==> flow/design.v <==
module AXI_MASTER(
    input ACLK,
    input ARESETN,
    input              AWREADY,
    output reg         AWVALID,
    output reg [31:0]  AWADDR,
    input              WREADY,
    output reg         WVALID,
    output reg [31:0]  WDATA,
    output reg [3:0 ]  WSTRB,
    input              BVALID,
    input      [1:0]   BRESP,
    output reg         BREADY,
    output reg         READY,
    input              ARREADY,
    output reg         ARVALID,
    output reg [31:0]  ARADDR,
    input               RREADY,
    output reg          RVALID,
    input      [31:0]   RDATA,
    input      [31:0]  C_ADRR,
    input      [31:0]  C_DATA,
    input              C_VALID,
    input              C_VALID_R,
    input      [31:0]  C_ADRR_R,
    output     [31:0]  C_DATA_READ,
    input      [3:0 ]  C_STRB
    );
    parameter   AW_IDLE     =    2'b01;
    parameter   AW_VALID    =    2'b10;
    reg      [1:0 ]  AW_STATE, AW_NEXT_STATE;
    reg      [31:0]  AW_DATA;
    always @(posedge ACLK or negedge ARESETN) begin
        if (!ARESETN) begin
            AW_STATE <= AW_IDLE;
        end
        else begin
            AW_STATE <= AW_NEXT_STATE;
        end    
    end
    always @(negedge ACLK) begin
        if (!ARESETN) begin
            AW_NEXT_STATE <= AW_IDLE;
            AWVALID       <= 0;
            AWADDR        <= 0;
        end
        else begin
            case (AW_STATE)
                AW_IDLE : begin
                    AWVALID <= 0;
                    if (C_VALID) begin
                        AW_NEXT_STATE <= AW_VALID;
                        AW_DATA <= C_ADRR;
                    end
                end
                AW_VALID : begin
                    AWVALID <= 1;
                    AWADDR <= AW_DATA;
                    if ( AWVALID && AWREADY ) begin
                        AW_NEXT_STATE <= AW_IDLE;
                         AWVALID <= 0;
                    end
                end
            endcase
        end
    end
    parameter   W_IDLE     =    2'b01;
    parameter   W_VALID    =    2'b10;
    reg      [1:0 ] W_STATE, W_NEXT_STATE;
    reg      [31:0] W_DATA;
    reg      [3: 0] W_STRB;
        always @(posedge ACLK or negedge ARESETN) begin
        if (!ARESETN) begin
            W_STATE     <= W_IDLE;
        end
        else begin
            W_STATE     <= W_NEXT_STATE;
        end    
    end
    always @(negedge ACLK) begin
        if (!ARESETN) begin
            W_NEXT_STATE <= W_IDLE;
            WVALID       <= 0;
            WDATA        <= 0;
            WSTRB        <= 0;
        end
        else begin
            case (W_STATE)
                W_IDLE : begin
                    WVALID   <= 0;
                    if (C_VALID) begin
                        W_NEXT_STATE <= W_VALID;
                        W_DATA  <= C_DATA;
                        W_STRB  <= C_STRB;
                    end
                end
                W_VALID : begin
                    WVALID   <= 1;
                    WDATA    <= W_DATA;
                    WSTRB    <= W_STRB;
                    if (WVALID && WREADY) begin
                        W_NEXT_STATE <= W_IDLE;
                        WVALID   <= 0;
                    end
                end
            endcase
        end
    end
    parameter   B_IDLE     =    2'b01;
    parameter   B_VALID    =    2'b10;
    reg      [1:0] B_STATE, B_NEXT_STATE;
    reg      [1:0] B_DATA;
    always @(posedge ACLK or negedge ARESETN) begin
        if (!ARESETN) begin
            B_STATE      <= B_IDLE;
        end
        else begin
            B_STATE      <= B_NEXT_STATE;
        end    
    end
    always @(negedge ACLK) begin
        if (!ARESETN) begin
            B_NEXT_STATE <= B_IDLE;
            BREADY       <= 0;
            READY        <= 0;
        end
        else begin
            case (B_STATE)
                B_IDLE : begin
                    BREADY   <= 0;
                    if (WVALID) begin
                        B_NEXT_STATE <= B_VALID;
                    end
                end
                B_VALID : begin
                    BREADY   <= 1;
                    if (BVALID && BREADY) begin
                        B_NEXT_STATE <= B_IDLE;
                        B_DATA       <= BRESP;
                        READY        <= 1'b1;
                    end
                end
            endcase
        end
    end
    parameter   AR_IDLE     =    2'b01;
    parameter   AR_VALID    =    2'b10;
    reg         [1:0]  AR_STATE, AR_NEXT_STATE;          
    reg         [31:0] AR_ADDR_SAVE_DATA;
    always @(posedge ACLK or negedge ARESETN) begin
        if (!ARESETN) begin
            AR_STATE <= AR_IDLE;
        end
        else begin
            AR_STATE <= AR_NEXT_STATE;
        end
    end
    always @(negedge ACLK) begin
        if (!ARESETN) begin
            AR_NEXT_STATE <= AR_IDLE;
            AR_ADDR_SAVE_DATA <= 0;
            ARVALID <= 0;
        end
        else begin
            case(AR_STATE)
                AR_IDLE : begin
                    ARVALID <= 0;
                    if(C_VALID_R) begin
                        AR_NEXT_STATE <= AR_VALID;
                        AR_ADDR_SAVE_DATA <= C_ADRR_R;
                    end
                end
                AR_VALID : begin
                    ARVALID <= 1;
                    ARADDR <= AR_ADDR_SAVE_DATA;
                    if(ARVALID && ARREADY) begin
                        AR_NEXT_STATE <= AR_IDLE;
                        ARVALID <= 0;
                    end
                end
            endcase
        end
    end
    parameter   R_IDLE      =   3'b001;
    parameter   R_VALID     =   3'b010;
    parameter   R_SAVE      =   3'b100;
    reg             [2:0]  R_STATE, R_NEXT_STATE;
    reg             [31:0] R_SAVE_DATA;
    reg             [31:0] R_MASTER_DATA;
    assign C_DATA_READ = R_MASTER_DATA;
    always @(posedge ACLK or negedge ARESETN) begin
        if(!ARESETN)begin
            R_STATE <= R_IDLE;
        end
        else begin
            R_STATE <= R_NEXT_STATE;
        end
    end
    always @(negedge ACLK) begin
        if(!ARESETN)begin
            R_NEXT_STATE <= R_IDLE;
            R_SAVE_DATA <= 0;
            RVALID <= 0;
        end
        else begin
            case(R_STATE)
                R_IDLE : begin
                    RVALID <= 0;
                    R_MASTER_DATA <= R_SAVE_DATA;
                    if(C_VALID_R) begin
                        R_NEXT_STATE <= R_VALID;
                    end
                end
                R_VALID : begin
                    RVALID <= 1;
                    if(RVALID && RREADY) begin
                        R_NEXT_STATE <= R_SAVE;
                        RVALID <= 0;
                    end
                end
                R_SAVE : begin
                    R_SAVE_DATA <= RDATA;
                    if(!RVALID) begin
                        R_NEXT_STATE <= R_IDLE;
                    end
                end
            endcase
        end
    end
endmodule
module AXI_SLAVE(
    input ACLK,
    input ARESETN,
    output reg        AWREADY,
    input             AWVALID,
    input      [31:0] AWADDR,
    output reg        WREADY,
    input             WVALID,
    input      [31:0] WDATA,
    input      [3:0 ] WSTRB,
    output reg       BVALID,
    output reg [1:0] BRESP,
    input            BREADY,
    output reg       ARREADY,
    input            ARVALID,
    input     [31:0] ARADDR,
    output reg      RREADY,
    input           RVALID,
    output  [31:0]  RDATA
    );
    parameter   AW_IDLE     =    2'b01;
    parameter   AW_VALID    =    2'b10;
    reg      [1:0 ]  AW_STATE, AW_NEXT_STATE;
    reg      [31:0]  AW_ADDR_SAVE_DATA;
    always @(posedge ACLK or negedge ARESETN) begin
        if (!ARESETN) begin
            AW_STATE <= AW_IDLE;
        end
        else begin
            AW_STATE <= AW_NEXT_STATE;
        end    
    end
    always @(negedge ACLK) begin
        if (!ARESETN) begin
            AW_NEXT_STATE <= AW_IDLE;
            AWREADY       <= 0;
            AW_ADDR_SAVE_DATA <= 0;
        end
        else begin
            case (AW_STATE)
                AW_IDLE : begin
                    AWREADY <= 0;
                    if (AWVALID) begin
                        AW_NEXT_STATE <= AW_VALID;
                    end
                end
                AW_VALID : begin
                    AWREADY <= 1;
                    if ( AWVALID && AWREADY ) begin
                        AW_NEXT_STATE <= AW_IDLE;
                        AW_ADDR_SAVE_DATA <= AWADDR;
                        AWREADY       <= 0;
                    end
                end
            endcase
        end
    end
    parameter   W_IDLE     =    3'b001;
    parameter   W_VALID    =    3'b010;
    parameter   W_SAVE     =    3'b100;
    reg      [2:0]  W_STATE, W_NEXT_STATE;
    reg      [31:0] W_SAVE_DATA;
    reg      [3:0]  W_STRB_REG;
    reg      [7:0] slave_mem [0:31];
    wire     [31:0] W_ADDR0 = AW_ADDR_SAVE_DATA;
    wire     [31:0] W_ADDR1 = AW_ADDR_SAVE_DATA + 32'd1;
    wire     [31:0] W_ADDR2 = AW_ADDR_SAVE_DATA + 32'd2;
    wire     [31:0] W_ADDR3 = AW_ADDR_SAVE_DATA + 32'd3;
        always @(posedge ACLK or negedge ARESETN) begin
            if(!ARESETN) begin
                W_STATE <= W_IDLE;
            end
            else begin
                W_STATE <= W_NEXT_STATE;
            end
        end
    always @(negedge ACLK) begin
        if (!ARESETN) begin
            W_NEXT_STATE <= W_IDLE;
            W_SAVE_DATA  <= 0;
            W_STRB_REG        <= 0;
            WREADY       <= 0;
        end
        else begin
            case (W_STATE)
                W_IDLE : begin
                    WREADY   <= 0;
                    if (WVALID) begin
                        W_NEXT_STATE <= W_VALID;
                    end
                end
                W_VALID : begin
                    WREADY   <= 1;
                    if (WVALID && WREADY) begin
                        WREADY   <= 0;
                        W_NEXT_STATE <= W_SAVE;
                        W_SAVE_DATA  <= WDATA;
                        W_STRB_REG <= WSTRB;
                    end
                end
                W_SAVE : begin
                    if(W_STRB_REG[0] && W_ADDR0 < 32) begin
                    slave_mem[W_ADDR0[4:0]] <= W_SAVE_DATA[7:0];     
                    end
                    if(W_STRB_REG[1] && W_ADDR1 < 32) begin
                    slave_mem[W_ADDR1[4:0]] <= W_SAVE_DATA[15:8];    
                    end
                    if(W_STRB_REG[2] && W_ADDR2 < 32) begin
                    slave_mem[W_ADDR2[4:0]] <= W_SAVE_DATA[23:16];   
                    end
                    if(W_STRB_REG[3] && W_ADDR3 < 32) begin
                    slave_mem[W_ADDR3[4:0]] <= W_SAVE_DATA[31:24];   
                    end
                    if (!WREADY) begin
                        W_NEXT_STATE <= W_IDLE;
                    end
                end
            endcase
        end
    end
    parameter   B_IDLE     =    2'b01;
    parameter   B_VALID    =    2'b10;
    reg      [1:0] B_STATE, B_NEXT_STATE;
    reg      [1:0] B_DATA;
    always @(posedge ACLK or negedge ARESETN) begin
        if (!ARESETN) begin
            B_STATE      <= B_IDLE;
        end
        else begin
            B_STATE      <= B_NEXT_STATE;
        end    
    end
    always @(negedge ACLK) begin
        if (!ARESETN) begin
            B_NEXT_STATE <= B_IDLE;
            BVALID       <= 0;
            B_DATA       <= 0;
            BRESP        <= 0;
        end
        else begin
            case (B_STATE)
                B_IDLE : begin
                    BVALID   <= 0;
                    if (WVALID && WREADY) begin
                        B_NEXT_STATE <= B_VALID;
                        BRESP <= 2'b00;
                    end
                end
                B_VALID : begin
                    BVALID   <= 1;
                    if (BVALID && BREADY) begin
                        B_NEXT_STATE <= B_IDLE;
                    end
                end
            endcase
        end
    end
    parameter   AR_IDLE     =   2'b01;
    parameter   AR_VALID    =   2'b10;
    reg         [1:0]  AR_STATE, AR_NEXT_STATE;
    reg         [31:0] AR_ADDR_SAVE_DATA;
    always @(posedge ACLK or negedge ARESETN) begin
        if(!ARESETN) begin
            AR_STATE <= AR_IDLE;
        end
        else begin
            AR_STATE <= AR_NEXT_STATE;
        end
    end
    always @(negedge ACLK) begin
        if(!ARESETN) begin
            AR_NEXT_STATE <= AR_IDLE;
            AR_ADDR_SAVE_DATA <= 0;
            ARREADY <= 0;
        end
        else begin
            case(AR_STATE)
                AR_IDLE : begin
                    ARREADY <= 0;
                    if(ARVALID)begin
                        AR_NEXT_STATE <= AR_VALID;
                        AR_ADDR_SAVE_DATA <= ARADDR;
                    end
                end
                AR_VALID : begin
                    ARREADY <= 1;
                    if(ARVALID && ARREADY) begin
                        AR_NEXT_STATE <= AR_IDLE;
                        ARREADY <= 0;
                    end
                end
            endcase
        end
    end
    parameter   R_IDLE      =   3'b001;
    parameter   R_VALID     =   3'b010;
    parameter   R_SAVE      =   3'b010;
    reg             [2:0]  R_STATE, R_NEXT_STATE;
    reg             [31:0] R_SAVE_DATA;
    wire     [31:0] R_ADDR0 = AR_ADDR_SAVE_DATA;
    wire     [31:0] R_ADDR1 = AR_ADDR_SAVE_DATA + 32'd1;
    wire     [31:0] R_ADDR2 = AR_ADDR_SAVE_DATA + 32'd2;
    wire     [31:0] R_ADDR3 = AR_ADDR_SAVE_DATA + 32'd3;
    wire     [7:0]  R_BYTE0 = (R_ADDR0 < 32) ? slave_mem[R_ADDR0[4:0]] : 8'd0;
    wire     [7:0]  R_BYTE1 = (R_ADDR1 < 32) ? slave_mem[R_ADDR1[4:0]] : 8'd0;
    wire     [7:0]  R_BYTE2 = (R_ADDR2 < 32) ? slave_mem[R_ADDR2[4:0]] : 8'd0;
    wire     [7:0]  R_BYTE3 = (R_ADDR3 < 32) ? slave_mem[R_ADDR3[4:0]] : 8'd0;
    assign RDATA = R_SAVE_DATA;   
    always @(posedge ACLK or negedge ARESETN) begin
        if(!ARESETN) begin
            R_STATE <= R_IDLE;
        end
        else begin
            R_STATE <= R_NEXT_STATE;
        end
    end
    always @(negedge ACLK or negedge ARESETN) begin
        if(!ARESETN) begin
            R_NEXT_STATE <= R_IDLE;
            RREADY <= 0;
        end
        else begin
            case(R_STATE)
                R_IDLE : begin
                RREADY <= 0;
                    if(RVALID) begin
                        R_NEXT_STATE <= R_VALID;
                    end
                end
                R_VALID: begin
                RREADY <= 1;
                    if (RVALID && RREADY) begin
                        R_SAVE_DATA <= {R_BYTE3, R_BYTE2, R_BYTE1, R_BYTE0};
                        RREADY <= 0;
                        R_NEXT_STATE <= R_IDLE;
                    end
                end
            endcase
        end
    end
endmodule
module AXI_LITE_PROJ #(
    parameter   ADDRESS     =   32,
    parameter   DATA_WIDTH  =   32
)
(
    input                   clk,
    input                   reset_n,
    input      [31:0]       C_ADRR,
    input      [31:0]       C_DATA,
    input                   C_VALID,
    input                   C_VALID_R,
    input      [31:0]       C_ADRR_R,
    output     [31:0]       C_DATA_READ,
    input      [3:0 ]       C_STRB,
    output reg              READY_S
);
 wire                       S_AWREADY;
 wire                       M_AWVALID;
 wire          [31: 0]      M_AWADDR;
 wire                       S_WREADY;
 wire                       M_WVALID;
 wire          [31: 0]      M_WDATA;
 wire                       S_BVALID;
 wire          [1 : 0]      S_BRESP;
 wire                       M_BREADY;
 wire                       S_ARREADY;
 wire                       M_ARVALID;
 wire          [31: 0]      M_ARADDR;
 wire                       S_RREADY;
 wire                       M_RVALID;
 wire          [31: 0]      S_RDATA;
 wire          [3 : 0]      M_WSTRB;
 wire                       READY;
always @(*) READY_S = READY;
 AXI_MASTER            AXI_M(
    .ACLK(clk),
    .ARESETN(reset_n),
    .AWREADY(S_AWREADY),
    .AWVALID(M_AWVALID),
    .AWADDR(M_AWADDR),
    .WREADY(S_WREADY),
    .WVALID(M_WVALID),
    .WDATA(M_WDATA),
    .WSTRB(M_WSTRB),
    .BVALID(S_BVALID),
    .BRESP(S_BRESP),
    .BREADY(M_BREADY),
    .READY(READY),
    .ARREADY(S_ARREADY),
    .ARVALID(M_ARVALID),
    .ARADDR(M_ARADDR),
    .RREADY(S_RREADY),
    .RVALID(M_RVALID),
    .RDATA(S_RDATA),
    .C_ADRR(C_ADRR),
    .C_DATA(C_DATA),
    .C_VALID(C_VALID),
    .C_VALID_R(C_VALID_R),
    .C_ADRR_R(C_ADRR_R),
    .C_DATA_READ(C_DATA_READ),
    .C_STRB(C_STRB)
    );
AXI_SLAVE               AXI_S(
    .ACLK(clk),
    .ARESETN(reset_n),
    .AWREADY(S_AWREADY),
    .AWVALID(M_AWVALID),
    .AWADDR(M_AWADDR),
    .WREADY(S_WREADY),
    .WVALID(M_WVALID),
    .WDATA(M_WDATA),
    .WSTRB(M_WSTRB),
    .BVALID(S_BVALID),
    .BRESP(S_BRESP),
    .BREADY(M_BREADY),
    .ARREADY(S_ARREADY),
    .ARVALID(M_ARVALID),
    .ARADDR(M_ARADDR),
    .RREADY(S_RREADY),
    .RVALID(M_RVALID),
    .RDATA(S_RDATA)
    );
endmodule
==> flow/run.sh <==
#!/bin/bash
# the make line also repeats each setting of config.mk as NAME=value (left out here)
make -C /OpenROAD-flow-scripts/flow DESIGN_CONFIG=/design/flow/config.mk WORK_HOME=/design/flow/orfs CLKGATE_MAP_FILE= finish
==> flow/config.mk <==
export PLATFORM = sky130hd
export DESIGN_NAME = AXI_LITE_PROJ
export DESIGN_NICKNAME = AXI_LITE_PROJ
export VERILOG_FILES = /design/flow/design.v
export SDC_FILE = /design/flow/constraint.sdc
export NUM_CORES = 4
export LEC_CHECK = 0
export ABC_AREA = 0
export CAP_MARGIN = 15
export CELL_PAD_IN_SITES_DETAIL_PLACEMENT = 0
export CELL_PAD_IN_SITES_GLOBAL_PLACEMENT = 2
export CORE_ASPECT_RATIO = 0.99
export CORE_MARGIN = 7
export CORE_UTILIZATION = 69
export CTS_CLUSTER_DIAMETER = 117
export CTS_CLUSTER_SIZE = 61
export GPL_ROUTABILITY_DRIVEN = 0
export GPL_TIMING_DRIVEN = 0
export MIN_ROUTING_LAYER = met2
export SETUP_SLACK_MARGIN = 0.58
export SLEW_MARGIN = 5
export TNS_END_PERCENT = 55
==> flow/constraint.sdc <==
create_clock -name core_clock -period 7.87 [get_ports {clk}]
set_input_delay 1.5740 -clock core_clock [delete_from_list [all_inputs] [get_ports {clk}]]
set_output_delay 1.5740 -clock core_clock [all_outputs]
set_load 0.01 [all_outputs]
==> results of run 1 <==
==> changes_impl.md, run 1 <==
### Metrics

* Status: stopped before the end
* Stopped at: 3_1_place_gp_skip_io
* Err: [ERROR GPL-0301] Utilization 113.784 % exceeds 100%.
* Top FF cell, synth: edfxtp_1
* Count of library flops with an enable pin at ~420
* Fa+ha+maj area frac at less than 1%
* Commonest cells post-synth: nand2_1, mux2i_1, edfxtp_1
* Cell area leaders: edfxtp_1, mux4_2, dfxtp_1
* Synth async-reset ratio at roughly 3.5%
* Die area at 73,150 sq um
* XOR-XNOR Cells, Area Fraction at 1.351%
* FP Util at 69.77%
* Ys flops at 707
* Num rows at slightly above 90
* Vert. Die Dim at between 200 and 300 microns
* Post-synthesis simple-gate area fraction at 14.86%
* Synth top cell by count: nand2_1
* Die Wd at 271.8 microns
* YS chip area at around 45,000 sq um
* Cell taking the most area after synthesis: edfxtp_1
* Yosys aoi share at 10.92%
* Mapped Area at 45,380 sq um
* Synth Instances at ~4,000
* Synth warn at 3
* Number of cells in Yosys stat at between 3,000 and 4,000
* Dominant cell area share at 27.79%
* Register share after synthesis at 40.75%
* Syn Area/Cell at 11.35 sq um
* Core area at 65,050 sq um
* Synth logic family: multiplexers
* Area fraction in mux cells at 27.75%
* Floorplan Nets at ~4,000
* Yosys cell types at 94
==> run 2: changes to the inputs <==
Settings changed: ABC_AREA 0 to not set, CAP_MARGIN 15 to 30, CELL_PAD_IN_SITES_DETAIL_PLACEMENT 0 to 2, CELL_PAD_IN_SITES_GLOBAL_PLACEMENT 2 to not set, CORE_ASPECT_RATIO 0.99 to not set, CORE_MARGIN 7 to 4, CORE_UTILIZATION 69 to 63, CTS_CLUSTER_DIAMETER 117 to not set, CTS_CLUSTER_SIZE 61 to not set, GPL_ROUTABILITY_DRIVEN 0 to 1, GPL_TIMING_DRIVEN 0 to not set, SETUP_SLACK_MARGIN 0.58 to 2.11, SLEW_MARGIN 5 to 20, TNS_END_PERCENT 55 to not set.
Clock period 7.87 ns to 12.9 ns, I/O delays scaled along.
==> changes_impl.md, run 2 <==
### Metrics

* Core area at 71,490 sq um (+9.9%)
* Num ports at between 100 and 150
* IO Port Bufs at 136
* Synth top cell by count: nand2_1
* XOR-XNOR Cells, Area Fraction at 1.351% (unchanged)
* Synth logic family: multiplexers
* Vert. Die Dim at 276.4 microns (+2.7%)
* Die Wd at 276.4 microns (+1.7%)
* Num rows at 98 (+5.4%)
* Synth async-reset ratio at 3.536% (unchanged)
* Synth warn at 3 (unchanged)
* Synth Instances at 3,997 (unchanged)
* Commonest cells post-synth: nand2_1, mux2i_1, edfxtp_1
* Cell taking the most area after synthesis: edfxtp_1
* Yosys aoi share at 10.92% (unchanged)
* Count of library flops with an enable pin at 420 (unchanged)
* Syn Area/Cell at 11.35 sq um (unchanged)
* Stopped at: 3_5_place_dp
* Die area at 76,400 sq um (+4.4%)
* FP Util at 63.49% (-6.3 points)
* Status: stopped before the end
* Register share after synthesis at 40.75% (unchanged)
* Area fraction in mux cells at 27.75% (unchanged)
* Floorplan Nets at 4,123 (unchanged)
* Cell area leaders: edfxtp_1, mux4_2, dfxtp_1
* Fa+ha+maj area frac at 0.6065% (unchanged)
* Yosys cell types at 94 (unchanged)
* Post-synthesis simple-gate area fraction at 14.86% (unchanged)
* Ys flops at 707 (unchanged)
* YS chip area at 45,380 sq um (unchanged)
* Dominant cell area share at 27.79% (unchanged)
* Mapped Area at 45,380 sq um (unchanged)
* Number of cells in Yosys stat at 3,997 (unchanged)
* Placer's final routability congestion estimate at 1.434
* Top FF cell, synth: edfxtp_1
* Err: [ERROR DPL-0033] detailed placement checks failed during check placement.
==> run 2: through the flow <==
| stage | setup slack, ps | instance area, sq um |
|---|---|---|
| 2_1_floorplan | 1362 | 45890 |
| 3_3_place_gp | 392.7 | 47620 |
==> run 3: changes to the inputs <==
Settings changed: CAP_MARGIN 30 to 20, CELL_PAD_IN_SITES_DETAIL_PLACEMENT 2 to not set, CORE_MARGIN 4 to 2, CORE_UTILIZATION 63 to 72, CTS_CLUSTER_SIZE set to 39, GPL_ROUTABILITY_DRIVEN 1 to not set, MIN_ROUTING_LAYER met2 to not set, PLACE_DENSITY set to 0.66, SETUP_SLACK_MARGIN 2.11 to not set.
Clock period 12.9 ns to 6.65 ns, I/O delays scaled along.
==> changes_impl.md, run 3 <==
### Metrics

* Hpwl dp at 113,300 microns
* Syn Area/Cell at 11.35 sq um (unchanged)
* Synth warn at 3 (unchanged)
* Total gr overflow at 318
* Placer's final routability congestion estimate at 1.143 (-20%)
* Dominant cell area share at 27.79% (unchanged)
* Number of cells in Yosys stat at 3,997 (unchanged)
* Vert. Die Dim at 255.1 microns (-7.7%)
* Synth logic family: multiplexers
* Total track usage at around 84%
* Ys flops at 707 (unchanged)
* Status: stopped before the end
* Synth async-reset ratio at 3.536% (unchanged)
* Num rows at 92 (-6.1%)
* Die Wd at 255.1 microns (-7.7%)
* YS chip area at 45,380 sq um (unchanged)
* Clock Sinks at 707
* Hold-fix buffers, CTS at 0
* Floorplan Nets at 4,123 (unchanged)
* Worst-case clock buffer depth at 3
* Number of CTS-inserted buffers at 78
* Cell taking the most area after synthesis: edfxtp_1
* Stopped at: 5_1_grt
* Commonest cells post-synth: nand2_1, mux2i_1, edfxtp_1
* XOR-XNOR Cells, Area Fraction at 1.351% (unchanged)
* Yosys cell types at 94 (unchanged)
* Fa+ha+maj area frac at 0.6065% (unchanged)
* Register share after synthesis at 40.75% (unchanged)
* Root Driver: clkbuf_16
* IO Port Bufs at 136 (unchanged)
* Count of library flops with an enable pin at 420 (unchanged)
* Synth top cell by count: nand2_1
* Cell area leaders: edfxtp_1, mux4_2, dfxtp_1
* Yosys aoi share at 10.92% (unchanged)
* Err: [ERROR GRT-0116] Global routing finished with congestion. Check the congestion regions in the DRC Viewer.
* Die area at 65,060 sq um (-15%)
* Num ports at 137 (unchanged)
* FP Util at 72.34% (+8.9 points)
* H-tree depth at 3
* Place WS at -966.5 ps
* Post-synthesis simple-gate area fraction at 14.86% (unchanged)
* Top FF cell, synth: edfxtp_1
* Core area at 62,740 sq um (-12%)
* Synth Instances at 3,997 (unchanged)
* Area fraction in mux cells at 27.75% (unchanged)
* Mapped Area at 45,380 sq um (unchanged)
run 3: what timing repair did:
action,4_1_cts
setup endpoints to repair,512
gates resized,363
buffers inserted,38
cloned,9
pin swaps,80
run 3: per-layer routing:
| layer | GRT usage, % | overflow |
|---|---|---|
| met4 | 84.08 | 120 |
| met1 | 81.95 | 47 |
| met5 | 58.95 | 8 |
| met2 | 95.13 | 104 |
| met3 | 76.26 | 39 |
run 3: metrics by stage:
| stage | instance area (sq um) | setup TNS (ps) | std cells | utilization [%] |
|---|---|---|---|---|
| after floorplan | 45890 | -191900 | 3997 | - |
| after detailed placement | 49520 | -477080 | 4842 | 78.93 |
| after CTS | 56860 | -58950 | 5703 | 90.64 |
| after global placement | 49510 | -420940 | 4842 | 78.92 |
==> run 4: changes to the inputs <==
Settings changed: CORE_UTILIZATION 72 to 70, CTS_CLUSTER_SIZE 39 to 51, PLACE_DENSITY 0.66 to 0.64, SETUP_SLACK_MARGIN set to -0.08.
Clock period 6.65 ns to 5.7 ns, I/O delays scaled along.
==> changes_impl.md, run 4 <==
### Metrics

* Clock Sinks at 707 (unchanged)
* Number of cells in Yosys stat at 3,997 (unchanged)
* Cell taking the most area after synthesis: edfxtp_1
* Commonest cells post-synth: nand2_1, mux2i_1, edfxtp_1
* IO Port Bufs at 136 (unchanged)
* Hold-fix buffers, CTS at 0 (unchanged)
* H-tree depth at 3 (unchanged)
* Yosys aoi share at 10.92% (unchanged)
* Total track usage at 84.01%
* Synth logic family: multiplexers
* Core area at 64,230 sq um (+2.4%)
* Root Driver: clkbuf_16
* Num ports at 137 (unchanged)
* Register share after synthesis at 40.75% (unchanged)
* Vert. Die Dim at 258.6 microns (+1.4%)
* Number of CTS-inserted buffers at 78 (unchanged)
* Hpwl dp at 115,800 microns (+2.2%)
* Post-synthesis simple-gate area fraction at 14.86% (unchanged)
* Die area at 66,890 sq um (+2.8%)
* Top FF cell, synth: edfxtp_1
* Status: stopped before the end
* Total gr overflow at 262
* Synth async-reset ratio at 3.536% (unchanged)
* Synth warn at 3 (unchanged)
* FP Util at 70.66% (-1.7 points)
* XOR-XNOR Cells, Area Fraction at 1.351% (unchanged)
* Mapped Area at 45,380 sq um (unchanged)
* Ys flops at 707 (unchanged)
* Dominant cell area share at 27.79% (unchanged)
* Area fraction in mux cells at 27.75% (unchanged)
* Synth top cell by count: nand2_1
* Count of library flops with an enable pin at 420 (unchanged)
* Worst-case clock buffer depth at 3 (unchanged)
* Die Wd at 258.6 microns (+1.4%)
* Cell area leaders: edfxtp_1, mux4_2, dfxtp_1
* Syn Area/Cell at 11.35 sq um (unchanged)
* Num rows at 93 (+1.1%)
* Stopped at: 5_1_grt
* # placed instances at 4,886 (+0.91%)
* Placer's final routability congestion estimate at 1.083 (-5.3%)
* Synth Instances at 3,997 (unchanged)
* YS chip area at 45,380 sq um (unchanged)
* Fa+ha+maj area frac at 0.6065% (unchanged)
* Yosys cell types at 94 (unchanged)
* Err: [ERROR GRT-0232] Routing congestion too high. Check the congestion heatmap in the GUI.
* Floorplan Nets at 4,123 (unchanged)
run 4: metrics by stage:
| stage | area (sq um) | setup slack (ps) | setup TNS, ps |
|---|---|---|---|
| after CTS | 56210 | -486.7 | -182720 |
| after detailed placement | 49770 | -1216 | -639580 |
| after global placement | 49760 | -1217 | -584310 |
| after floorplan | 45900 | -797.7 | -337820 |
run 4: metal layers:
layer | global-route usage [%] | GRT overflow
met4 | 83.11 | 65
met5 | 57.83 | 5
met3 | 75.58 | 61
met2 | 95.03 | 82
met1 | 82.70 | 49
run 4: timing repair:
| item | in CTS |
|---|---|
| resized | 236 |
| pin swaps | 77 |
| gates cloned | 4 |
| buffers inserted | 25 |
| setup endpoints to repair | 569 |
==> run 5: changes to the inputs <==
Settings changed: CORE_UTILIZATION 70 to 40, CTS_CLUSTER_SIZE 51 to not set, PLACE_DENSITY 0.64 to 0.6, SETUP_SLACK_MARGIN -0.08 to not set.
Clock period 5.7 ns to 9.48 ns, I/O delays scaled along.
==> changes_impl.md, run 5 <==
### Physical design

* Critical Path Stages at 13
* Final setup viols at 0
* Total chip power at 8.551 mW
* Tool Warnings at roughly 720
* IO Port Bufs at 136 (unchanged)
* Hold WC Path Type: reg -> reg
* Peak supply drop at 169.6 uV
* DRT antenna net count at 0
* Synth warn at 3 (unchanged)
* Clock power share at 50.8%
* Clock Sinks at 707 (unchanged)
* Yosys aoi share at 10.92% (unchanged)
* Setup_tns at 0 ps
* Cell area power density at 154.3 nW/um^2
* Unrepaired setup endpoints after global routing: no
* Dominant cell area share at 27.79% (unchanged)
* Critical R2R Launch: AXI_S.W_STATE[1]
* Switching Share at 29.84%
* Slowest-stage cell, CP: a2111oi_1
* Hold-critical path endpoint: AXI_M.ARADDR[15]
* DRC viols at 0
* Max power group: clock
* Final hold vios at 0
* Status: finished clean
* Crit Path Max Fanout at 18
* Hpwl dp at 109,900 microns (-5.1%)
* Cell taking the most area after synthesis: edfxtp_1
* Floorplan Nets at 4,123 (unchanged)
* Die Wd at 340.8 microns (+32%)
* Top FF cell, synth: edfxtp_1
* Vias at 38,990
* Sequential share of power at 40.9%
* Area fraction in mux cells at 27.75% (unchanged)
* FP Util at 40.34% (-30 points)
* Syn-to-layout area delta at 22.10%
* RR Endpoint: AXI_S.slave_mem[22][2]
* Last element of the critical path: AXI_S.slave_mem[22][2]
* Num ports at 137 (unchanged)
* Mapped Area at 45,380 sq um (unchanged)
* Yosys cell types at 94 (unchanged)
* Wire per inst at 25.94 microns
* Placer's final routability congestion estimate at 0.9810 (-9.4%)
* Reg2Reg Setup Slack at around 1200 ps
* Count of library flops with an enable pin at 420 (unchanged)
* Vert. Die Dim at 340.8 microns (+32%)
* Syn Area/Cell at 11.35 sq um (unchanged)
* CP Capture Type: flop
* Worst-case clock buffer depth at 3 (unchanged)
* Number of cells in Yosys stat at 3,997 (unchanged)
* Worst Path Class, Setup: in -> reg
* Place WS at -200.6 ps (+1016 ps)
* Register share after synthesis at 40.75% (unchanged)
* Ys flops at 707 (unchanged)
* Setup ws final at 436.5 ps
* Total track usage at 27.74%
* Synth Instances at 3,997 (unchanged)
* Commonest cells post-synth: nand2_1, mux2i_1, edfxtp_1
* Crit-path leading delay family: buffers and inverters
* Detailed Route Iter0 Violations at 5,072
* Max Transition Viols Final at 0
* Least-Margin Pin Slew at 1205 ps
* Post-synthesis simple-gate area fraction at 14.86% (unchanged)
* H-tree depth at 3 (unchanged)
* Initial antenna violation count at 4
* Die area at 116,200 sq um (+74%)
* Setup Buffers After CTS at 0 (-100%)
* Flop area at 18,510 sq um
* DR pass1 iterations at 8
* Root Driver: clkbuf_16
* Combinational Power at between 0.7 and 0.8 mW
* Num rows at 123 (+32%)
* Skew-Pair Late Insertion Delay at approximately 700 ps
* Logic area at between 20,000 and 30,000 sq um
* Vias per inst at 6.135
* Placed cell areas at 50,130 sq um (+0.73%)
* Cell area leaders: edfxtp_1, mux4_2, dfxtp_1
* Synth logic family: multiplexers
* WP data required at 5100 ps
* Combinational power share at 8.2%
* Critical Path AT at 4660 ps
* Net switching power at 2.552 mW
* R2R depth at 12
* Number of CTS-inserted buffers at 82 (+5.1%)
* Power in the clock group at ~4.4 mW
* YS chip area at 45,380 sq um (unchanged)
* Synth top cell by count: nand2_1
* Buffers and inverters on the worst path at 6
* FILL cells at 10,140
* P_int at 5.999 mW
* Cts repair resizes at 0 (-100%)
* CTS tree: done
* Core area at 112,500 sq um (+75%)
* Synth async-reset ratio at 3.536% (unchanged)
* Final nets at 4,911
* Vias in the first global route at 38,400
* Clk_skew at approximately 70 ps
* P_leak at 21.39 nW
* Slew headroom at 19.67%
* Critical Path Max Stage Delay at between 400 and 500 ps
* Hold-fix buffers, CTS at 0 (unchanged)
* Global-route wire length before repair at 241,800 microns
* Worst hold slack at 416.2 ps
* Cell depth of the worst hold path at 0
* XOR-XNOR Cells, Area Fraction at 1.351% (unchanged)
* Reg clk slew, reported paths at 40 ps
* Min-delay src: AXI_M.AR_ADDR_SAVE_DATA[15]
* Crit-path cells: buf_4, nor4bb_1, buf_4, o311ai_0, a2111oi_1, buf_4, nand4_1, and4bb_1, buf_12, buf_4, a32oi_1, o211ai_1, buf_4
* Final Cell Area at about 55,000 sq um
* Critical path launch point: reset_n
* Fa+ha+maj area frac at 0.6065% (unchanged)
* Total gr overflow at 0
* Startpoint Class: input port
* Crit path top cell by count: buf_4
* Seq. pwr at roughly 3.5 mW
* Largest net degree at the start of global routing at 145
* Post-Route WL at 164,800 microns
* Max Cap Viol at 0
## run 5: area by class of cell
cell class,count,area share (%)
multi-input cells,2861,45.71
flip-flops and latches,707,33.41
repair buffers,400,7.623
clock inverters,741,5.652
clock buffers,91,3.857
well taps,1500,3.387
inverters,50,0.3410
diodes,5,0.02258
## run 5: metrics by stage
step                      utilization (%)  instances
after floorplan                         -       3997
after global placement              44.55       5518
after detailed placement            44.56       5519
after CTS                           49.24       6350
after global routing                49.25       6350
final                               49.26       6355
## run 5: routing by layer
layer	vias up	part of all wire, %	track usage [%]
met4	2	5.1	14.89
met5	-	0.033	0
met2	2634	44	41.38
met3	498	13	10.75
met1	18800	38	34.66
li1	17050	-	-
==> run 6: changes to the inputs <==
Settings changed: CAP_MARGIN 20 to 40, PLACE_DENSITY 0.6 to not set, PLACE_DENSITY_LB_ADDON set to 0.13, SETUP_SLACK_MARGIN set to 0.43.
Clock period 9.48 ns to 10.0 ns, I/O delays scaled along.
==> changes_impl.md, run 6 <==
### Physical design

* Number of CTS-inserted buffers at 88 (+7.3%)
* Num ports at 137 (unchanged)
* Worst-case clock buffer depth at 3 (unchanged)
* Net switching power at 2.468 mW (-3.3%)
* Hold-critical path endpoint: AXI_M.R_MASTER_DATA[29]
* Vias per inst at 6.069 (-1.1%)
* Die area at 116,200 sq um (unchanged)
* RR Endpoint: AXI_S.slave_mem[18][6]
* M2 GR Usage at 43.90% (+2.5 points)
* Met1 Usage GRT at 35.34% (+0.68 points)
* FP Util at 40.34% (unchanged)
* Tool Warnings at 730 (+0.83%)
* H-tree depth at 3 (unchanged)
* Wire per inst at 26.27 microns (+1.3%)
* Cell area power density at 149.1 nW/um^2 (-3.4%)
* Mapped Area at 45,380 sq um (unchanged)
* Worst Path Class, Setup: in -> reg
* Post-Route WL at 166,500 microns (+1.0%)
* Power in the clock group at 4.24 mW (-3%)
* Post-synthesis simple-gate area fraction at 14.86% (unchanged)
* Crit Path Max Fanout at 26 (+8)
* Hold-fix buffers, CTS at 0 (unchanged)
* Sequential share of power at 40.3% (-0.6 points)
* P_leak at 21.32 nW (-0.31%)
* Area fraction in mux cells at 27.75% (unchanged)
* Cell depth of the worst hold path at 0 (unchanged)
* Detailed Route Iter0 Violations at 4,473 (-12%)
* IO Port Bufs at 136 (unchanged)
* Count of library flops with an enable pin at 420 (unchanged)
* Placed cell areas at 49,740 sq um (-0.78%)
* Final setup viols at 0 (unchanged)
* Clock power share at 51.5% (+0.7 points)
* Max Cap Viol at 0 (unchanged)
* Synth async-reset ratio at 3.536% (unchanged)
* Yosys aoi share at 10.92% (unchanged)
* Yosys cell types at 94 (unchanged)
* Num rows at 123 (unchanged)
* Least-Margin Pin Slew at 1015 ps (-190.5 ps)
* Cell taking the most area after synthesis: edfxtp_1
* Floorplan Nets at 4,123 (unchanged)
* Status: finished clean
* Top FF cell, synth: edfxtp_1
* Reg clk slew, reported paths at 40 ps (about the same)
* R2R depth at 13 (+1)
* Clock Sinks at 707 (unchanged)
* FILL cells at 10,450 (+3.0%)
* Critical Path Max Stage Delay at 480 ps (+20 ps)
* Largest net degree at the start of global routing at 156 (+7.6%)
* Placer's final routability congestion estimate at 0.9693 (-1.2%)
* WP data required at 5590 ps (+490 ps)
* Crit-path cells: buf_6, nor4bb_4, buf_4, o311ai_0, a2111oi_1, buf_4, nand4_1, and4bb_1, buf_12, and3_1, buf_12, nor3_1, a221oi_1, buf_4
* Hpwl dp at 113,000 microns (+2.9%)
* Hold WC Path Type: reg -> reg
* Startpoint Class: input port
* Combinational Power at 0.678 mW (-3.6%)
* P_int at 5.769 mW (-3.8%)
* Fa+ha+maj area frac at 0.6065% (unchanged)
* Seq. pwr at 3.32 mW (-5%)
* DRT antenna net count at 0 (unchanged)
* Synth Instances at 3,997 (unchanged)
* Syn Area/Cell at 11.35 sq um (unchanged)
* Synth logic family: multiplexers
* Cts repair resizes at 0 (unchanged)
* Vias in the first global route at 38,510 (+0.28%)
* Combinational power share at 8.2% (about the same)
* CTS tree: done
* Buffers and inverters on the worst path at 6 (unchanged)
* Global-route wire length before repair at 246,000 microns (+1.7%)
* Root Driver: clkbuf_16
* Register share after synthesis at 40.75% (unchanged)
* Initial antenna violation count at 3 (-1)
* Final nets at 4,889 (-0.45%)
* Critical R2R Launch: AXI_S.W_STATE[1]
* Die Wd at 340.8 microns (unchanged)
* Crit path top cell by count: buf_4
* Min-delay src: AXI_M.R_SAVE_DATA[29]
* Cell area leaders: edfxtp_1, mux4_2, dfxtp_1
* Peak supply drop at 149.3 uV (-12%)
* Max power group: clock
* Most Crowded Layer GR: met2
* Skew-Pair Late Insertion Delay at 720 ps (about the same)
* Total gr overflow at 0 (unchanged)
* Final Cell Area at 55,240 sq um (-0.31%)
* Total chip power at 8.237 mW (-3.7%)
* Unrepaired setup endpoints after global routing: no
* Vias at 38,460 (-1.3%)
* Core area at 112,500 sq um (unchanged)
* Critical Path AT at 4850 ps (+190 ps)
* DR pass1 iterations at 6 (-2)
* Vert. Die Dim at 340.8 microns (unchanged)
* Max Transition Viols Final at 0 (unchanged)
* CP Capture Type: flop
* Critical Path Stages at 14 (+1)
* Synth warn at 3 (unchanged)
* Critical path launch point: reset_n
* Last element of the critical path: AXI_S.slave_mem[18][6]
* Setup_tns at 0 ps (unchanged)
* Clk_skew at 69.82 ps (+0.3673 ps)
* Final core occ at 49.10% (-0.15 points)
* Switching Share at 29.96% (+0.12 points)
* Slowest-stage cell, CP: a221oi_1
* Total track usage at 28.28% (+0.54 points)
* Number of cells in Yosys stat at 3,997 (unchanged)
* Commonest cells post-synth: nand2_1, mux2i_1, edfxtp_1
* Syn-to-layout area delta at 21.71%
* YS chip area at 45,380 sq um (unchanged)
* Crit-path leading delay family: buffers and inverters
* Synth top cell by count: nand2_1
* Met3 Resource Use GR at 9.732% (-1.0 points)
* Dominant cell area share at 27.79% (unchanged)
* XOR-XNOR Cells, Area Fraction at 1.351% (unchanged)
* Setup Buffers After CTS at 0 (unchanged)
* Slew headroom at 32.37% (+13 points)
* Final hold vios at 0 (unchanged)
* Reg2Reg Setup Slack at 1510 ps (+270 ps)
* DRC viols at 0 (unchanged)
* Ys flops at 707 (unchanged)
-- run 6: area by class of cell --
| type | instances | area, sq um | share of cell area, % |
|---|---|---|---|
| repair buffers | 372 | 3842 | 6.956 |
| diodes | 4 | 10.01 | 0.01812 |
| inverters | 50 | 188.9 | 0.3420 |
| clock buffers | 90 | 2231 | 4.039 |
| multi-input cells | 2861 | 25370 | 45.92 |
| clock inverters | 753 | 3209 | 5.810 |
| well taps | 1500 | 1877 | 3.398 |
| flip-flops and latches | 707 | 18510 | 33.52 |
-- run 6: through the flow --
stage / setup WS, ps / cells / hold slack [ps]
after floorplan: 432.7 / 3997 / 408.1
after global placement: 52.99 / 5480 / 412.7
after detailed placement: 116.2 / 5489 / 414.5
after CTS: 824.1 / 6331 / 418.3
after global routing: 678.2 / 6333 / 419.9
final: 740.9 / 6337 / 418.1
-- run 6: metal layers --
layer	up-vias	share of wire [%]
met2	2281	46
met1	18720	38
met4	2	4.3
met3	458	11
met5	-	0.0078
li1	17000	-
==> run 7: changes to the inputs <==
Settings changed: CAP_MARGIN 40 to 5, CORE_UTILIZATION 40 to 70, CTS_CLUSTER_DIAMETER set to 329, CTS_CLUSTER_SIZE set to 14, PLACE_DENSITY set to 0.64, PLACE_DENSITY_LB_ADDON 0.13 to not set, SETUP_SLACK_MARGIN 0.43 to 0.6.
Clock period 10.0 ns to 4.76 ns, I/O delays scaled along.
==> changes_impl.md, run 7 <==
### Metrics

* Status: stopped before the end
* Stopped at: 5_1_grt
* Err: [ERROR GRT-0232] Routing congestion too high. Check the congestion heatmap in the GUI.
* Total track usage at 76.73%
* Top FF cell, synth: edfxtp_1
* Hpwl dp at 115,000 microns (+1.7%)
* IO Port Bufs at 136 (unchanged)
* Total gr overflow at 6
* Ys flops at 707 (unchanged)
* Area fraction in mux cells at 27.75% (unchanged)
* Dominant cell area share at 27.79% (unchanged)
* Fa+ha+maj area frac at 0.6065% (unchanged)
* Die Wd at 258.6 microns (-24%)
* Place WS at -1490 ps (-1607 ps)
* Post-synthesis simple-gate area fraction at 14.86% (unchanged)
* Vert. Die Dim at 258.6 microns (-24%)
* Root Driver: clkbuf_16
* Synth Instances at 3,997 (unchanged)
* FP Util at 70.66% (+30 points)
* H-tree depth at 2 (-1)
* Count of library flops with an enable pin at 420 (unchanged)
* XOR-XNOR Cells, Area Fraction at 1.351% (unchanged)
* Synth logic family: multiplexers
* Synth warn at 3 (unchanged)
* Num ports at 137 (unchanged)
* Clock Sinks at 707 (unchanged)
* Cell taking the most area after synthesis: edfxtp_1
* Synth async-reset ratio at 3.536% (unchanged)
* Commonest cells post-synth: nand2_1, mux2i_1, edfxtp_1
* Mapped Area at 45,380 sq um (unchanged)
* Number of cells in Yosys stat at 3,997 (unchanged)
* Yosys cell types at 94 (unchanged)
* Register share after synthesis at 40.75% (unchanged)
* Number of CTS-inserted buffers at 56 (-36%)
* Core area at 64,230 sq um (-43%)
* Hold-fix buffers, CTS at 0 (unchanged)
* Num rows at 93 (-24%)
* Syn Area/Cell at 11.35 sq um (unchanged)
* Cell area leaders: edfxtp_1, mux4_2, dfxtp_1
* Yosys aoi share at 10.92% (unchanged)
* Synth top cell by count: nand2_1
* Worst-case clock buffer depth at 3 (unchanged)
* Die area at 66,890 sq um (-42%)
* Placer's final routability congestion estimate at 1.105 (+14%)
* YS chip area at 45,380 sq um (unchanged)
* Floorplan Nets at 4,123 (unchanged)
-- run 7: metrics by stage --
| step | hold WS (ps) | cell area [sq um] | std cells |
|---|---|---|---|
| after floorplan | 408.1 | 46000 | 3997 |
| after global placement | 412.5 | 50160 | 4927 |
| after detailed placement | 413.8 | 50180 | 4927 |
| after CTS | 408.2 | 54860 | 5686 |
-- run 7: timing repair --
action,4_1_cts
resized,128
gates cloned,2
setup endpoints to repair,921
pin swaps,5
setup buffers,4
-- run 7: routing by layer --
| metal | track usage [%] | GRT overflow |
|---|---|---|
| met5 | 47.15 | 0 |
| met4 | 73.84 | 4 |
| met3 | 65.08 | 0 |
| met2 | 91.34 | 2 |
| met1 | 75.54 | 0 |
==> run 8: changes to the inputs <==
Settings changed: CAP_MARGIN 5 to 40, CELL_PAD_IN_SITES_GLOBAL_PLACEMENT set to 1, CORE_ASPECT_RATIO set to 0.74, CORE_UTILIZATION 70 to 40, CTS_CLUSTER_DIAMETER 329 to not set, CTS_CLUSTER_SIZE 14 to not set, GPL_ROUTABILITY_DRIVEN set to 0, PLACE_DENSITY 0.64 to not set, PLACE_DENSITY_LB_ADDON set to 0.13, SETUP_SLACK_MARGIN 0.6 to 0.43, SLEW_MARGIN 20 to 10.
Clock period 4.76 ns to 7.69 ns, I/O delays scaled along.
==> changes_impl.md, run 8 <==
### Physical design

* Clock power share at approximately 51%
* Place WS at -849.5 ps (+640.9 ps)
* Min-delay src: AXI_M.AR_ADDR_SAVE_DATA[4]
* Critical R2R Launch: AXI_S.W_STATE[1]
* Logic area at 26,240 sq um
* Startpoint Class: input port
* RR Endpoint: AXI_S.slave_mem[3][2]
* Ys flops at 707 (unchanged)
* Max Cap Viol at 0
* P_int at 7.368 mW
* Synth warn at 3 (unchanged)
* Max Transition Viols Final at 0
* Slowest-stage cell, CP: or3b_4
* Buffers and inverters on the worst path at 6
* Synth async-reset ratio at 3.536% (unchanged)
* Combinational Power at slightly below 0.9 mW
* Root Driver: clkbuf_16
* Status: complete, but fails checks
* Total chip power at around 11 mW
* Top FF cell, synth: edfxtp_1
* Detailed Route Iter0 Violations at 5,240
* Cell area power density at 183.7 nW/um^2
* Final setup viols at 4
* Syn-to-layout area delta at 26.51%
* Post-Route WL at 184,500 microns
* Net switching power at around 3.2 mW
* Clock Sinks at 707 (unchanged)
* YS chip area at 45,380 sq um (unchanged)
* Commonest cells post-synth: nand2_1, mux2i_1, edfxtp_1
* DR pass1 iterations at 10
* Critical Path Max Stage Delay at 380 ps
* Peak supply drop at 156.5 uV
* Synth Instances at 3,997 (unchanged)
* Post-synthesis simple-gate area fraction at 14.86% (unchanged)
* Syn Area/Cell at 11.35 sq um (unchanged)
* Yosys aoi share at 10.92% (unchanged)
* Slew headroom at 34.11%
* Flop area at around 19,000 sq um
* # placed instances at 5,571 (+13%)
* Vias per inst at 6.187
* Sequential share of power at 40.9%
* Total gr overflow at 0
* Crit-path cells: buf_8, nor4bb_4, buf_4, buf_6, and2_4, and4_4, or3b_4, nor4_4, buf_6, buf_12, buf_4, nand4_4, mux2i_1, mux2_4
* Die Wd at 395.6 microns (+53%)
* Die area at 116,200 sq um (+74%)
* Cell area leaders: edfxtp_1, mux4_2, dfxtp_1
* IO Port Bufs at 136 (unchanged)
* Seq. pwr at about 4.3 mW
* DRT antenna net count at 0
* Dominant cell area share at 27.79% (unchanged)
* Layout Check Fails: setup timing
* Vert. Die Dim at 293.8 microns (+14%)
* Crit Path Max Fanout at 8
* Combinational power share at under 10%
* Cell depth of the worst hold path at 0
* Clk_skew at 61.28 ps
* Hold WC Path Type: reg -> reg
* Total track usage at a little under a third
* WP data required at 4270 ps
* Synth logic family: multiplexers
* Number of cells in Yosys stat at 3,997 (unchanged)
* Area fraction in mux cells at 27.75% (unchanged)
* Power in the clock group at approximately 5.3 mW
* Max power group: clock
* Floorplan Nets at 4,123 (unchanged)
* Core area at 112,700 sq um (+76%)
* Num rows at 106 (+14%)
* CP Capture Type: flop
* Synth top cell by count: nand2_1
* Critical Path Stages at 14
* Global-route wire length before repair at 263,100 microns
* Tool Warnings at a little over 700
* Vias in the first global route at 38,380
* XOR-XNOR Cells, Area Fraction at 1.351% (unchanged)
* Critical path launch point: reset_n
* Initial antenna violation count at 9
* P_leak at 22.23 nW
* Least-Margin Pin Slew at 988.3 ps
* Crit-path leading delay family: simple AND/OR/NAND/NOR gates
* Skew-Pair Late Insertion Delay at 690 ps
* Hpwl dp at 125,600 microns (+9.3%)
* Unrepaired setup endpoints after global routing: yes
* Largest net degree at the start of global routing at 128
* Num ports at 137 (unchanged)
* Fa+ha+maj area frac at 0.6065% (unchanged)
* Final nets at 4,990
* Finished Layout Cells at 6,442
* Critical Path AT at approximately 4300 ps
* Yosys cell types at 94 (unchanged)
* Worst-case clock buffer depth at 3 (unchanged)
* Switching Share at 30.13%
* DRC viols at 0
* Number of CTS-inserted buffers at 81 (+45%)
* Hold-critical path endpoint: AXI_M.ARADDR[4]
* Wire per inst at between 20 and 30 microns
* Reg2Reg Setup Slack at roughly 380 ps
* Last element of the critical path: AXI_S.slave_mem[3][2]
* Worst Path Class, Setup: in -> reg
* Hold-fix buffers, CTS at 0 (unchanged)
* R2R depth at 13
* Cell taking the most area after synthesis: edfxtp_1
* FILL cells at between 10,000 and 15,000
* Mapped Area at 45,380 sq um (unchanged)
* Setup ws final at -21.67 ps
* Register share after synthesis at 40.75% (unchanged)
* FP Util at 40.26% (-30 points)
* H-tree depth at 3 (+1)
* Final hold vios at 0
* Vias at 39,860
* Count of library flops with an enable pin at 420 (unchanged)
* CTS tree: done
* Reg clk slew, reported paths at about 40 ps
run 8: metrics by stage:
stage,setup TNS [ps],instance area (sq um),hold slack (ps),util (%)
CTS,0,56620,417.8,50.23
detailed placement,-341040,51190,412.6,45.41
global placement,-341960,50940,412.6,45.19
floorplan,-39490,45890,408.1,-
finish,-51.79,57420,414.0,50.93
global route,-1542,57410,421.1,50.92
run 8: layout make-up:
cell class	instances	area share, %
antenna	5	0.02179
sequential	707	32.25
tap	1512	3.295
clock buffer	96	3.753
clock inverter	731	5.311
inverter	50	0.3291
timing repair buffer	480	9.344
multi-input combinational	2861	45.70
run 8: what timing repair did:
item / in CTS / in global routing
pin swaps: 9 / 28
setup buffers: 12 / 24
gates cloned: 0 / 3
resized: 30 / 109
endpoints found under the hold margin: 0 / 0
setup endpoints to repair: 512 / 512
run 8: metal layers:
layer | track usage, % | vias to the layer above | part of all wire [%]
met5 | 0.2492 | - | 0.18
met4 | 10.57 | 12 | 2.8
met3 | 16.83 | 376 | 16
met2 | 41.45 | 2574 | 40
met1 | 42.07 | 19690 | 41
li1 | - | 17210 | -
==> run 9: changes to the inputs <==
Settings changed: CAP_MARGIN 40 to 20, CELL_PAD_IN_SITES_GLOBAL_PLACEMENT 1 to not set, CORE_ASPECT_RATIO 0.74 to not set, CORE_UTILIZATION 40 to 72, CTS_CLUSTER_SIZE set to 14, GPL_ROUTABILITY_DRIVEN 0 to not set, PLACE_DENSITY_LB_ADDON 0.13 to not set, SETUP_SLACK_MARGIN 0.43 to 0.64, SLEW_MARGIN 10 to 20.
Clock period 7.69 ns to 4.76 ns, I/O delays scaled along.
==> changes_impl.md, run 9 <==
### Metrics

* Status: stopped before the end
* Stopped at: 5_1_grt
* Err: [ERROR GRT-0116] Global routing finished with congestion. Check the congestion regions in the DRC Viewer.
* Cell taking the most area after synthesis: edfxtp_1
* Worst-case clock buffer depth at 3 (unchanged)
* Core area at 62,740 sq um (-44%)
* XOR-XNOR Cells, Area Fraction at 1.351% (unchanged)
* Cell area leaders: edfxtp_1, mux4_2, dfxtp_1
* Ys flops at 707 (unchanged)
* Placer's final routability congestion estimate at 1.110
* IO Port Bufs at 136 (unchanged)
* Synth logic family: multiplexers
* Dominant cell area share at 27.79% (unchanged)
* Yosys cell types at 94 (unchanged)
* Die Wd at 255.1 microns (-36%)
* Mapped Area at 45,380 sq um (unchanged)
* YS chip area at 45,380 sq um (unchanged)
* Vert. Die Dim at 255.1 microns (-13%)
* Commonest cells post-synth: nand2_1, mux2i_1, edfxtp_1
* Synth async-reset ratio at 3.536% (unchanged)
* Place WS at -1427 ps (-577.1 ps)
* Total track usage at 85.77%
* Syn Area/Cell at 11.35 sq um (unchanged)
* Top FF cell, synth: edfxtp_1
* Synth top cell by count: nand2_1
* Floorplan Nets at 4,123 (unchanged)
* Register share after synthesis at 40.75% (unchanged)
* Number of CTS-inserted buffers at 78 (-3.7%)
* FP Util at 72.34% (+32 points)
* Count of library flops with an enable pin at 420 (unchanged)
* Post-synthesis simple-gate area fraction at 14.86% (unchanged)
* Number of cells in Yosys stat at 3,997 (unchanged)
* Root Driver: clkbuf_16
* Synth Instances at 3,997 (unchanged)
* Num rows at 92 (-13%)
* Hpwl dp at 119,100 microns (-5.1%)
* Synth warn at 3 (unchanged)
* Yosys aoi share at 10.92% (unchanged)
* Die area at 65,060 sq um (-44%)
* H-tree depth at 3 (unchanged)
* Total gr overflow at 387
* Clock Sinks at 707 (unchanged)
* Fa+ha+maj area frac at 0.6065% (unchanged)
* Area fraction in mux cells at 27.75% (unchanged)
* Num ports at 137 (unchanged)
-- run 9: metrics by stage --
step,instances,area [sq um]
after floorplan,3997,46020
after detailed placement,4912,50030
after CTS,5763,57260
after global placement,4912,50020
-- run 9: layer usage --
metal | overflow | GRT usage (%)
met1 | 47 | 84.91
met2 | 136 | 96.20
met3 | 67 | 77.56
met4 | 131 | 85.31
met5 | 6 | 56.99
-- run 9: timing repair --
action,CTS
buffers inserted,23
pin swaps,92
setup endpoints to repair,906
hold buffers,0
gates resized,355
cloned,8
==> run 10: changes to the inputs <==
Settings changed: ABC_AREA set to 0, CELL_PAD_IN_SITES_GLOBAL_PLACEMENT set to 0, CORE_ASPECT_RATIO set to 1.03, CORE_UTILIZATION 72 to 70, CTS_CLUSTER_DIAMETER set to 215, CTS_CLUSTER_SIZE 14 to not set, GPL_ROUTABILITY_DRIVEN set to 1, MAX_ROUTING_LAYER set to met4, MIN_ROUTING_LAYER set to met1, SETUP_SLACK_MARGIN 0.64 to 1.76, TNS_END_PERCENT set to 5.
Clock period 4.76 ns to 6.42 ns, I/O delays scaled along.
==> changes_impl.md, run 10 <==
### Metrics

* Top FF cell, synth: edfxtp_1
* H-tree depth at 3 (unchanged)
* Die area at 66,890 sq um (+2.8%)
* Core area at 63,980 sq um (+2.0%)
* Number of CTS-inserted buffers at 77 (-1.3%)
* Ys flops at 707 (unchanged)
* IO Port Bufs at 136 (unchanged)
* Worst-case clock buffer depth at 3 (unchanged)
* Count of library flops with an enable pin at 420 (unchanged)
* FP Util at 70.93% (-1.4 points)
* Dominant cell area share at 27.79% (unchanged)
* Synth top cell by count: nand2_1
* Total track usage at between 70% and 80%
* Post-synthesis simple-gate area fraction at 14.86% (unchanged)
* Floorplan Nets at 4,123 (unchanged)
* Area fraction in mux cells at 27.75% (unchanged)
* Vert. Die Dim at 262.4 microns (+2.9%)
* YS chip area at 45,380 sq um (unchanged)
* Yosys aoi share at 10.92% (unchanged)
* Fa+ha+maj area frac at 0.6065% (unchanged)
* Yosys cell types at 94 (unchanged)
* Die Wd at 254.9 microns (about the same)
* Commonest cells post-synth: nand2_1, mux2i_1, edfxtp_1
* Stopped at: 5_1_grt
* Register share after synthesis at 40.75% (unchanged)
* Synth logic family: multiplexers
* Synth Instances at 3,997 (unchanged)
* Synth warn at 3 (unchanged)
* Mapped Area at 45,380 sq um (unchanged)
* Num ports at 137 (unchanged)
* XOR-XNOR Cells, Area Fraction at 1.351% (unchanged)
* Status: stopped before the end
* Hpwl dp at 115,700 microns (-2.9%)
* Synth async-reset ratio at 3.536% (unchanged)
* Cell area leaders: edfxtp_1, mux4_2, dfxtp_1
* Num rows at 94 (+2.2%)
* Clock Sinks at 707 (unchanged)
* Placed cell areas at 49,430 sq um (-1.2%)
* Cell taking the most area after synthesis: edfxtp_1
* Placer's final routability congestion estimate at 1.092 (-1.6%)
* Number of cells in Yosys stat at 3,997 (unchanged)
* Syn Area/Cell at 11.35 sq um (unchanged)
* Root Driver: clkbuf_16
* Err: [ERROR GRT-0232] Routing congestion too high. Check the congestion heatmap in the GUI.
* Total gr overflow at 8
run 10: per-stage QoR:
step	hold slack, ps	cells	setup TNS [ps]	total power, mW	setup slack [ps]
2_1_floorplan	408.1	3997	-253210	6.534	-581.7
3_3_place_gp	412.2	4876	-446130	6.840	-997.6
3_5_place_dp	418.5	4877	-492530	6.934	-1097
4_1_cts	414.2	5713	-50000	13.66	-337.6
run 10: timing repair:
item                       in CTS
hold buffers                    0
buffers inserted               10
pin swaps                      26
gates resized                 237
gates cloned                    1
hold endpoints to repair        0
setup endpoints to repair     973
run 10: metal layers:
layer | global-route usage [%] | overflow
met4 | 72.78 | 7
met5 | - | -
met3 | 67.99 | 1
met1 | 77.98 | 0
met2 | 90.52 | 0
==> run 11: changes to the inputs <==
Settings changed: ABC_AREA 0 to not set, CAP_MARGIN 20 to 15, CELL_PAD_IN_SITES_GLOBAL_PLACEMENT 0 to not set, CORE_ASPECT_RATIO 1.03 to not set, CORE_UTILIZATION 70 to 69, CTS_CLUSTER_DIAMETER 215 to not set, CTS_CLUSTER_SIZE set to 37, GPL_ROUTABILITY_DRIVEN 1 to not set, MAX_ROUTING_LAYER met4 to not set, MIN_ROUTING_LAYER met1 to not set, SETUP_SLACK_MARGIN 1.76 to 1.64, TNS_END_PERCENT 5 to not set.
Clock period 6.42 ns to 6.3 ns, I/O delays scaled along.
==> changes_impl.md, run 11 <==
### Metrics

* Fa+ha+maj area frac at 0.6065% (unchanged)
* IO Port Bufs at 136 (unchanged)
* Worst-case clock buffer depth at 3 (unchanged)
* Synth top cell by count: nand2_1
* Hpwl dp at 115,900 microns (+0.23%)
* Placer's final routability congestion estimate at 1.101 (+0.84%)
* Die area at 67,840 sq um (+1.4%)
* Core area at 65,390 sq um (+2.2%)
* Yosys aoi share at 10.92% (unchanged)
* Mapped Area at 45,380 sq um (unchanged)
* YS chip area at 45,380 sq um (unchanged)
* Commonest cells post-synth: nand2_1, mux2i_1, edfxtp_1
* XOR-XNOR Cells, Area Fraction at 1.351% (unchanged)
* Cell area leaders: edfxtp_1, mux4_2, dfxtp_1
* Yosys cell types at 94 (unchanged)
* FP Util at 69.40% (-1.5 points)
* Stopped at: 5_1_grt
* Register share after synthesis at 40.75% (unchanged)
* Top FF cell, synth: edfxtp_1
* Count of library flops with an enable pin at 420 (unchanged)
* Dominant cell area share at 27.79% (unchanged)
* Synth Instances at 3,997 (unchanged)
* Num ports at 137 (unchanged)
* Err: [ERROR GRT-0232] Routing congestion too high. Check the congestion heatmap in the GUI.
* Number of cells in Yosys stat at 3,997 (unchanged)
* Root Driver: clkbuf_16
* Clock Sinks at 707 (unchanged)
* Total gr overflow at 7
* Post-synthesis simple-gate area fraction at 14.86% (unchanged)
* H-tree depth at 3 (unchanged)
* Floorplan Nets at 4,123 (unchanged)
* Placed cell areas at 49,640 sq um (+0.43%)
* Cell taking the most area after synthesis: edfxtp_1
* Synth async-reset ratio at 3.536% (unchanged)
* # placed instances at 4,878 (+0.021%)
* Hold-fix buffers, CTS at 0 (unchanged)
* Number of CTS-inserted buffers at 79 (+2.6%)
* Ys flops at 707 (unchanged)
* Num rows at 94 (unchanged)
* Synth warn at 3 (unchanged)
* Total track usage at a little under 80%
* Synth logic family: multiplexers
* Syn Area/Cell at 11.35 sq um (unchanged)
* Status: stopped before the end
* Vert. Die Dim at 260.5 microns (-0.74%)
* Area fraction in mux cells at 27.75% (unchanged)
* Die Wd at 260.5 microns (+2.2%)
==> run 11: routing by layer <==
| metal | GRT overflow | global-route usage (%) |
|---|---|---|
| met5 | 1 | 51.21 |
| met4 | 3 | 71.33 |
| met3 | 3 | 65.16 |
| met2 | 0 | 91.22 |
| met1 | 0 | 77.40 |
==> run 11: through the flow <==
step           worst slack [ps]  power (mW)  setup TNS [ps]
3_3_place_gp             -957.4       6.995         -421560
3_5_place_dp              -1007       7.078         -472970
4_1_cts                  -234.2       13.88          -46390
2_1_floorplan            -617.7       6.685         -245660
==> run 11: timing repair <==
action / CTS
pin swaps: 46
gates cloned: 4
buffers inserted: 22
gates resized: 170
setup endpoints to repair: 974
==> run 12: changes to the inputs <==
Settings changed: ABC_AREA set to 0, CAP_MARGIN 15 to 20, CELL_PAD_IN_SITES_GLOBAL_PLACEMENT set to 0, CORE_ASPECT_RATIO set to 1.03, CORE_UTILIZATION 69 to 70, CTS_CLUSTER_DIAMETER set to 215, CTS_CLUSTER_SIZE 37 to not set, GPL_ROUTABILITY_DRIVEN set to 1, MIN_ROUTING_LAYER set to met1, SETUP_SLACK_MARGIN 1.64 to 0.18, TNS_END_PERCENT set to 75.
Clock period 6.3 ns to 6.42 ns, I/O delays scaled along.
==> changes_impl.md, run 12 <==
### Metrics

* Synth warn at 3 (unchanged)
* Dominant cell area share at 27.79% (unchanged)
* Top FF cell, synth: edfxtp_1
* Floorplan Nets at 4,123 (unchanged)
* Synth Instances at 3,997 (unchanged)
* Die Wd at 254.9 microns (-2.1%)
* XOR-XNOR Cells, Area Fraction at 1.351% (unchanged)
* Number of CTS-inserted buffers at 79 (unchanged)
* Vert. Die Dim at 262.4 microns (+0.75%)
* Cell area leaders: edfxtp_1, mux4_2, dfxtp_1
* Synth logic family: multiplexers
* Num rows at 94 (unchanged)
* Ys flops at 707 (unchanged)
* Register share after synthesis at 40.75% (unchanged)
* Hpwl dp at 110,800 microns (-4.5%)
* Number of cells in Yosys stat at 3,997 (unchanged)
* Post-synthesis simple-gate area fraction at 14.86% (unchanged)
* Hold-fix buffers, CTS at 0 (unchanged)
* IO Port Bufs at 136 (unchanged)
* Yosys aoi share at 10.92% (unchanged)
* Mapped Area at 45,380 sq um (unchanged)
* Core area at 63,980 sq um (-2.2%)
* Root Driver: clkbuf_16
* Synth async-reset ratio at 3.536% (unchanged)
* YS chip area at 45,380 sq um (unchanged)
* Count of library flops with an enable pin at 420 (unchanged)
* Stopped at: 5_1_grt
* Place WS at -918.3 ps (+88.26 ps)
* Status: stopped before the end
* Worst-case clock buffer depth at 3 (unchanged)
* Clock Sinks at 707 (unchanged)
* Fa+ha+maj area frac at 0.6065% (unchanged)
* FP Util at 70.93% (+1.5 points)
* Die area at 66,890 sq um (-1.4%)
* Commonest cells post-synth: nand2_1, mux2i_1, edfxtp_1
* Area fraction in mux cells at 27.75% (unchanged)
* Placer's final routability congestion estimate at 1.081 (-1.9%)
* Num ports at 137 (unchanged)
* Syn Area/Cell at 11.35 sq um (unchanged)
* Yosys cell types at 94 (unchanged)
* Synth top cell by count: nand2_1
* H-tree depth at 3 (unchanged)
* Cell taking the most area after synthesis: edfxtp_1
## run 12: repair_timing
| action | 4_1_cts |
|---|---|
| pin swaps | 25 |
| gates cloned | 5 |
| resized | 134 |
| setup buffers | 20 |
| endpoints found under the setup margin | 512 |
## run 12: stage by stage
step	area (sq um)	std cells
after floorplan	45880	3997
after global placement	49540	4859
after detailed placement	49550	4859
after CTS	55730	5709
Power figures rest on the tool's default switching activity, not on a simulated workload.
